## multiplier
module multiplier (
    output Ready,
    output Valid,
    output [31:0] R,
    input [15:0] X,
    input [15:0] Y,
    input Clk,
    input Rst
);
make LEC_CHECK=0 CAP_MARGIN=20 CORE_MARGIN=2 CORE_UTILIZATION=68 CTS_CLUSTER_SIZE=88 HOLD_SLACK_MARGIN=-0.08 SLEW_MARGIN=20 TNS_END_PERCENT=5 finish   # period 11.9 ns
run.sh (not shown) runs the stock make flow with config.mk's settings and CLKGATE_MAP_FILE=.
The baseline completed and failed the layout checks on setup timing.
Then changed:
Settings changed: CORE_UTILIZATION 68 to 66, CTS_CLUSTER_SIZE 88 to default, HOLD_SLACK_MARGIN -0.08 to default, SETUP_SLACK_MARGIN from default to 2.14, TNS_END_PERCENT 5 to default.
Clock period 11.9 ns to 8.75 ns, I/O delays scaled along.
After rerunning: With this change the flow did not get past global routing with GRT-0116. Die size rose by 2.9%. Synthesized cell count is unchanged. Area after synthesis stays the same.
Then changed:
Settings changed: ABC_AREA from default to 1, CORE_UTILIZATION 66 to 69, SETUP_SLACK_MARGIN 2.14 to default.
Clock period 8.75 ns to 8.47 ns, I/O delays scaled along.
Outcome:
- This time the run failed in clock tree synthesis
- area after synthesis came out lower by about a fifth
- synthesized cell count came out lower by about a fifth
- die area came out lower by about a fifth
Then changed:
Settings changed: ABC_AREA 1 to default, CORE_UTILIZATION 69 to 27.
Clock period 8.47 ns to 14.6 ns, I/O delays scaled along.
Outcome:
- This time the run passed the timing, design-rule and antenna checks
- area after synthesis went up by about a fifth
- die size went up to 3.0 times its value
- synthesized cell count went up by about a fifth

========
multiplier again, from the RTL that the note above started with.
make LEC_CHECK=0 ABC_AREA=1 CAP_MARGIN=20 CORE_ASPECT_RATIO=1.34 CORE_MARGIN=2 CORE_UTILIZATION=72 CTS_CLUSTER_DIAMETER=288 CTS_CLUSTER_SIZE=99 PLACE_DENSITY=0.86 SLEW_MARGIN=20 TNS_END_PERCENT=10 finish   # period 4.9 ns
The baseline failed in 4_1_cts (DPL-0038).
Next try:
ABC_AREA = unset   (was 1)
CORE_ASPECT_RATIO = unset   (was 1.34)
CORE_UTILIZATION = 40   (was 72)
CTS_CLUSTER_DIAMETER = unset   (was 288)
CTS_CLUSTER_SIZE = unset   (was 99)
PLACE_DENSITY = unset   (was 0.86)
TNS_END_PERCENT = unset   (was 10)
clock period = 13.0 ns   (was 4.9 ns; I/O delays follow)
After rerunning: The changed run produced a clean layout; die area goes up by well over a third; area after synthesis goes up by about a fifth; synthesized cell count goes up by about a fifth.
Next try:
CORE_UTILIZATION = 57   (was 40)
clock period = 7.03 ns   (was 13.0 ns; I/O delays follow)
With this change the flow reached the layout checks and failed them: setup timing.
Setup slack got worse by 5100 ps.
Total power increases by 150%.
Routed wire length increases by about 6%.
Synthesized cell count stays the same.
Sequential share of layout area decreases by 0.45 points.
Cell count increases by 1.5%.
Critical path depth increases by 5.
Area after synthesis stays the same.
Utilization increases by 28 points.
Final area increases by 8.9%.
Next try:
CORE_UTILIZATION = 40   (was 57)
clock period = 12.7 ns   (was 7.03 ns; I/O delays follow)
The changed run ran to the end with no violations.
Cell count decreases by a few percent.
Clock skew hardly moves.
Design area came out lower by a little under a tenth.
Core utilization goes down by 28 points.
Sequential share of layout area rose by 0.47 points.
Power drops by well over a third.
Count of clock-buffer cells in the layout went down by 1.
Die area came out higher by well over a third.
Setup slack is better by 4800 ps.

========
Starting RTL as in the previous note.
==> flow/config.mk <==
export PLATFORM = sky130hd
export DESIGN_NAME = multiplier
export DESIGN_NICKNAME = multiplier
export VERILOG_FILES = /design/flow/design.v
export SDC_FILE = /design/flow/constraint.sdc
export NUM_CORES = 4
export LEC_CHECK = 0
export CAP_MARGIN = 30
export CELL_PAD_IN_SITES_DETAIL_PLACEMENT = 2
export CORE_MARGIN = 2
export CORE_UTILIZATION = 63
export MIN_ROUTING_LAYER = met1
export PLACE_DENSITY = 0.58
export SLEW_MARGIN = 20
export TNS_END_PERCENT = 90
==> flow/constraint.sdc <==
create_clock -name core_clock -period 8.89 [get_ports {Clk}]
set_input_delay 1.7780 -clock core_clock [delete_from_list [all_inputs] [get_ports {Clk}]]
set_output_delay 1.7780 -clock core_clock [all_outputs]
set_load 0.01 [all_outputs]
The baseline failed in detailed placement (3_5_place_dp).
Change:
- CAP_MARGIN: 30 -> 20
- CELL_PAD_IN_SITES_DETAIL_PLACEMENT: 2 -> not set
- CORE_UTILIZATION: 63 -> 65
- MIN_ROUTING_LAYER: met1 -> not set
- PLACE_DENSITY: 0.58 -> not set
- SETUP_SLACK_MARGIN: not set -> -0.67
- TNS_END_PERCENT: 90 -> 40
- clock period: 8.89 -> 11.1 ns (I/O delays scaled with it)
What happened: Now the flow completed and failed the layout checks on setup timing. Die area shrinks by 3.0%. Synthesized area stays the same. Synthesized cell count does not change.
Change:
- CORE_UTILIZATION: 65 -> 31
- SETUP_SLACK_MARGIN: -0.67 -> not set
- TNS_END_PERCENT: 40 -> not set
- clock period: 11.1 -> 12.7 ns (I/O delays scaled with it)
What happened:
- The new run produced a clean layout
- critical path depth shrinks by 6
- non-clock buffer count falls by 84
- area after synthesis stays the same
- via count falls by roughly a tenth
- sequential share of layout area rises by 0.10 points
- utilization shrinks by 46 points
Change:
- ABC_AREA: not set -> 1
- CORE_UTILIZATION: 31 -> 70
- CTS_CLUSTER_DIAMETER: not set -> 29
- SETUP_SLACK_MARGIN: not set -> 2.14
- clock period: 12.7 -> 8.75 ns (I/O delays scaled with it)
What happened: The changed run stopped in clock tree synthesis (4_1_cts). Die area decreases by 62%. Synthesized cell count went down by 15%. Synthesized area falls by 17%.

========
Starting RTL as in the previous note.
Settings: LEC_CHECK=0, ABC_AREA=1, CAP_MARGIN=5, CORE_ASPECT_RATIO=1.37, CORE_MARGIN=2, CORE_UTILIZATION=41, CTS_CLUSTER_DIAMETER=382, CTS_CLUSTER_SIZE=99, PLACE_DENSITY=0.76, SETUP_SLACK_MARGIN=-0.67, SLEW_MARGIN=20, TNS_END_PERCENT=10; clock period 13.0 ns.
The first run went through all stages and came out clean.
==> next run, changes <==
Settings changed: CAP_MARGIN 5 to 20, CORE_ASPECT_RATIO 1.37 to 0.5, CORE_UTILIZATION 41 to 72, CTS_CLUSTER_DIAMETER 382 to 288, PLACE_DENSITY 0.76 to 0.36, SETUP_SLACK_MARGIN -0.67 to default.
Clock period 13.0 ns to 4.9 ns, I/O delays scaled along.
With this change the flow ended with an error in clock tree synthesis (DPL-0038).
Die size goes down by 42%.
Area after synthesis is unchanged.
Synthesized cell count stays the same.
==> next run, changes <==
Settings changed: CORE_ASPECT_RATIO 0.5 to 0.7, CTS_CLUSTER_DIAMETER 288 to 305, TNS_END_PERCENT 10 to default.
Clock period 4.9 ns to 5.66 ns, I/O delays scaled along.
The new run did not get past clock tree synthesis on DPL-0038.
Synthesized cell count does not change.
Die size barely changes.
Area after synthesis stays the same.
==> next run, changes <==
Settings changed: CORE_ASPECT_RATIO 0.7 to default, CORE_UTILIZATION 72 to 69, CTS_CLUSTER_DIAMETER 305 to 288, TNS_END_PERCENT from default to 10.
Clock period 5.66 ns to 4.9 ns, I/O delays scaled along.
The changed run ended with an error in clock tree synthesis with DPL-0038.
Die size is higher by a few percent.
Area after synthesis stays the same.
Synthesized cell count stays the same.

========
Starting RTL as in the previous note.
clock: 11.1 ns
lec_check: 0
cap_margin: 20
core_margin: 2
core_utilization: 70
cts_cluster_size: 56
place_density_lb_addon: 0.28
setup_slack_margin: -0.67
slew_margin: 20
tns_end_percent: 40
The first run died in global routing.
==> next run, changes <==
Settings changed: CORE_UTILIZATION 70 to 40, CTS_CLUSTER_SIZE 56 to not set, GPL_TIMING_DRIVEN set to 0, PLACE_DENSITY_LB_ADDON 0.28 to 0.01, SETUP_SLACK_MARGIN -0.67 to not set, TNS_END_PERCENT 40 to not set.
Clock period 11.1 ns to 13.0 ns, I/O delays scaled along.
Outcome: The new run finished but fails on setup timing. Die area rose by 72%. Synthesized cell count does not change. Area after synthesis stays the same.
==> next run, changes <==
Settings changed: ABC_AREA set to 1, CORE_UTILIZATION 40 to 69, CTS_CLUSTER_SIZE set to 99, GPL_TIMING_DRIVEN 0 to not set, PLACE_DENSITY set to 0.36, PLACE_DENSITY_LB_ADDON 0.01 to not set.
Clock period 13.0 ns to 5.66 ns, I/O delays scaled along.
After rerunning: The new run did not get past clock tree synthesis, error DPL-0038; synthesized area falls by 17%; die size shrinks by 51%; synthesized cell count shrinks by 15%.
==> next run, changes <==
Settings changed: CORE_UTILIZATION 69 to 70, CTS_CLUSTER_DIAMETER set to 28, CTS_CLUSTER_SIZE 99 to not set, PLACE_DENSITY 0.36 to not set, SETUP_SLACK_MARGIN set to 2.14.
Clock period 5.66 ns to 8.75 ns, I/O delays scaled along.
Effect: The changed run did not get past clock tree synthesis; synthesized area is unchanged; die size fell by 1.4%; synthesized cell count does not change.

========
Setup of job 5422:
multiplier again, from the RTL that the note above started with.
Settings: LEC_CHECK=0, ABC_AREA=1, CAP_MARGIN=20, CORE_MARGIN=2, CORE_UTILIZATION=63, CTS_CLUSTER_DIAMETER=245, GPL_ROUTABILITY_DRIVEN=0, GPL_TIMING_DRIVEN=1, HOLD_SLACK_MARGIN=0.08, MAX_ROUTING_LAYER=met4, PLACE_DENSITY_LB_ADDON=0.01, SLEW_MARGIN=35; clock period 20.5 ns.
The inputs of job 680 differ from those of job 5422 as listed below.
-- flow/config.mk --
<<< job 5422, line 8
export ABC_AREA = 1
export CAP_MARGIN = 20
export CORE_MARGIN = 2
export CORE_UTILIZATION = 63
export CTS_CLUSTER_DIAMETER = 245
export GPL_ROUTABILITY_DRIVEN = 0
>>> job 680, line 8
export ABC_AREA = 1
export CAP_MARGIN = 20
export CELL_PAD_IN_SITES_DETAIL_PLACEMENT = 2
export CORE_MARGIN = 5
export CORE_UTILIZATION = 64
export CTS_CLUSTER_DIAMETER = 245
export GPL_ROUTABILITY_DRIVEN = 0
Job 680 got as far as detailed placement, where a tool error ended the run.
Diff job 680..job 5422 | synthesized chip area reported by yosys | unchanged
Diff job 680..job 5422 | number of nets in the synthesized netlist | unchanged
In the reports for job 680 and job 5422, the larger floorplan die width belongs to job 680.
Taking job 5422 as the reference point, the area of the die of job 680 rises by 1300 um^2.
> inputs changed (job 680 -> job 751)
==> flow/config.mk <==
export PLATFORM = sky130hd
export DESIGN_NAME = multiplier
export DESIGN_NICKNAME = multiplier
export VERILOG_FILES = /design/flow/design.v
export SDC_FILE = /design/flow/constraint.sdc
export NUM_CORES = 4
export LEC_CHECK = 0
export ABC_AREA = 0
export CAP_MARGIN = 20
export CORE_MARGIN = 2
export CORE_UTILIZATION = 63
export CTS_CLUSTER_DIAMETER = 126
export GPL_TIMING_DRIVEN = 1
export HOLD_SLACK_MARGIN = 0.08
export MAX_ROUTING_LAYER = met4
export PLACE_DENSITY_LB_ADDON = 0.01
export SLEW_MARGIN = 35
## What came out
Job 751: flow completed, timing, DRC and antenna clean. Per the comparison of job 751 with job 680, synthesized cell count picked up an extra 232; post-synthesis cell area picked up an extra 20%; multiplexer share of the synthesized area picked up an extra 1.8 points. Per the comparison of job 751 with job 680, total cell area reported by yosys after synthesis increased 1900 um^2; area fraction in and, or, nand and nor cells went down; die area went up by 1800 um^2; cell count listed in synth_stat.txt increased 232. Between job 680 and job 751, the flow reports average cell area after synthesis increasing by a few percent. The unique cell type count in the Yosys netlist number comes out higher for job 751 vs job 680.
Changes in job 6084 relative to job 751:
==> flow/config.mk <==
export PLATFORM = sky130hd
export DESIGN_NAME = multiplier
export DESIGN_NICKNAME = multiplier
export VERILOG_FILES = /design/flow/design.v
export SDC_FILE = /design/flow/constraint.sdc
export NUM_CORES = 4
export LEC_CHECK = 0
export ABC_AREA = 1
export CAP_MARGIN = 20
export CELL_PAD_IN_SITES_DETAIL_PLACEMENT = 2
export CORE_MARGIN = 5
export CORE_UTILIZATION = 64
export CTS_CLUSTER_DIAMETER = 245
export GPL_ROUTABILITY_DRIVEN = 0
export GPL_TIMING_DRIVEN = 1
export MAX_ROUTING_LAYER = met4
export PLACE_DENSITY_LB_ADDON = 0.01
export SETUP_SLACK_MARGIN = -0.7
export SLEW_MARGIN = 35
==> flow/constraint.sdc <==
create_clock -name core_clock -period 12.9 [get_ports {Clk}]
set_input_delay 2.5800 -clock core_clock [delete_from_list [all_inputs] [get_ports {Clk}]]
set_output_delay 2.5800 -clock core_clock [all_outputs]
set_load 0.01 [all_outputs]
Notes after the runs:
Status: job 6084 FAILED at detailed placement (tool error). Overall die area (job 6084 vs. job 751) decreases by a little under 10%. Job 6084 reports a lower post-synthesis instance area than job 751 does. The count of standard-cell rows in job 751 is 1.11 times that in job 6084. Synthesized area per cell down about 2.2% in job 6084 wrt job 751. Job 6084 vs job 751 — post-synthesis cell count dropped by more than 10%.

========
multiplier again, from the RTL that the note above started with.
// multiplier
module multiplier (
    output Ready,
    output Valid,
    output [31:0] R,
    input [15:0] X,
    input [15:0] Y,
    input Clk,
    input Rst
);
    wire [31:0] tmpR;
    Mul mul_1 (tmpR, X, Y);
    Outputer o_0 (Ready, Valid, R, tmpR, Clk, Rst);
endmodule
export LEC_CHECK = 0
export ABC_AREA = 0
export CAP_MARGIN = 20
export CELL_PAD_IN_SITES_DETAIL_PLACEMENT = 0
export CORE_MARGIN = 2
export CORE_UTILIZATION = 50
export CTS_CLUSTER_DIAMETER = 119
export GPL_ROUTABILITY_DRIVEN = 0
export HOLD_SLACK_MARGIN = 0.24
export MAX_ROUTING_LAYER = met4
export PLACE_DENSITY_LB_ADDON = 0.0
export SETUP_SLACK_MARGIN = 2.99
export SLEW_MARGIN = 30
export TNS_END_PERCENT = 85
create_clock -name core_clock -period 15.0 [get_ports {Clk}]
The starting point completed with no timing, DRC or antenna violations.
Edit:
Settings changed: CAP_MARGIN 20 to 30, CELL_PAD_IN_SITES_GLOBAL_PLACEMENT from default to 1, CORE_MARGIN 2 to 4, CORE_UTILIZATION 50 to 17, CTS_CLUSTER_DIAMETER 119 to 196, GPL_ROUTABILITY_DRIVEN 0 to 1, GPL_TIMING_DRIVEN from default to 0, HOLD_SLACK_MARGIN 0.24 to 0.09, PLACE_DENSITY_LB_ADDON 0.0 to 0.1, SLEW_MARGIN 30 to 35, TNS_END_PERCENT 85 to 45.
Critical path depth goes down by 5.
Non-clock buffer count went up by 121.
Global-route usage shrinks by 17 points.
Edit:
Settings changed: CAP_MARGIN 30 to 0, CELL_PAD_IN_SITES_GLOBAL_PLACEMENT 1 to default, CORE_MARGIN 4 to 2, CORE_UTILIZATION 17 to 72, CTS_CLUSTER_DIAMETER 196 to 119, CTS_CLUSTER_SIZE from default to 59, GPL_ROUTABILITY_DRIVEN 1 to 0, GPL_TIMING_DRIVEN 0 to default, HOLD_SLACK_MARGIN 0.09 to -0.1, PLACE_DENSITY_LB_ADDON 0.1 to 0.0, SETUP_SLACK_MARGIN 2.99 to 2.71, SLEW_MARGIN 35 to 30, TNS_END_PERCENT 45 to 85.
The changed run died in global routing with ODB-0269. Synthesized area stays the same. Die size came out lower by 76%. Synthesized cell count stays the same.
Edit:
Settings changed: CAP_MARGIN 0 to 20, CORE_UTILIZATION 72 to 50, CTS_CLUSTER_DIAMETER 119 to 234, CTS_CLUSTER_SIZE 59 to default, GPL_TIMING_DRIVEN from default to 0, HOLD_SLACK_MARGIN -0.1 to 0.09, SETUP_SLACK_MARGIN 2.71 to 2.99, SLEW_MARGIN 30 to 35.
What happened: The changed run completed without violations; die area increases by well over a third; area after synthesis is unchanged; synthesized cell count does not change.
Edit:
Settings changed: ABC_AREA 0 to 1, CAP_MARGIN 20 to 35, CTS_CLUSTER_DIAMETER 234 to 260, CTS_CLUSTER_SIZE from default to 98, GPL_TIMING_DRIVEN 0 to default, HOLD_SLACK_MARGIN 0.09 to 0.24, PLACE_DENSITY_LB_ADDON 0.0 to 0.3, SETUP_SLACK_MARGIN 2.99 to default, SLEW_MARGIN 35 to 5, TNS_END_PERCENT 85 to 5.
Outcome: Clock power shrinks by about 3%. Area after synthesis falls by about 17%. Wire length fell by about 40%. Critical path depth increases by 10. Die size is lower by 16%.
Power and IR drop assume default switching activity.
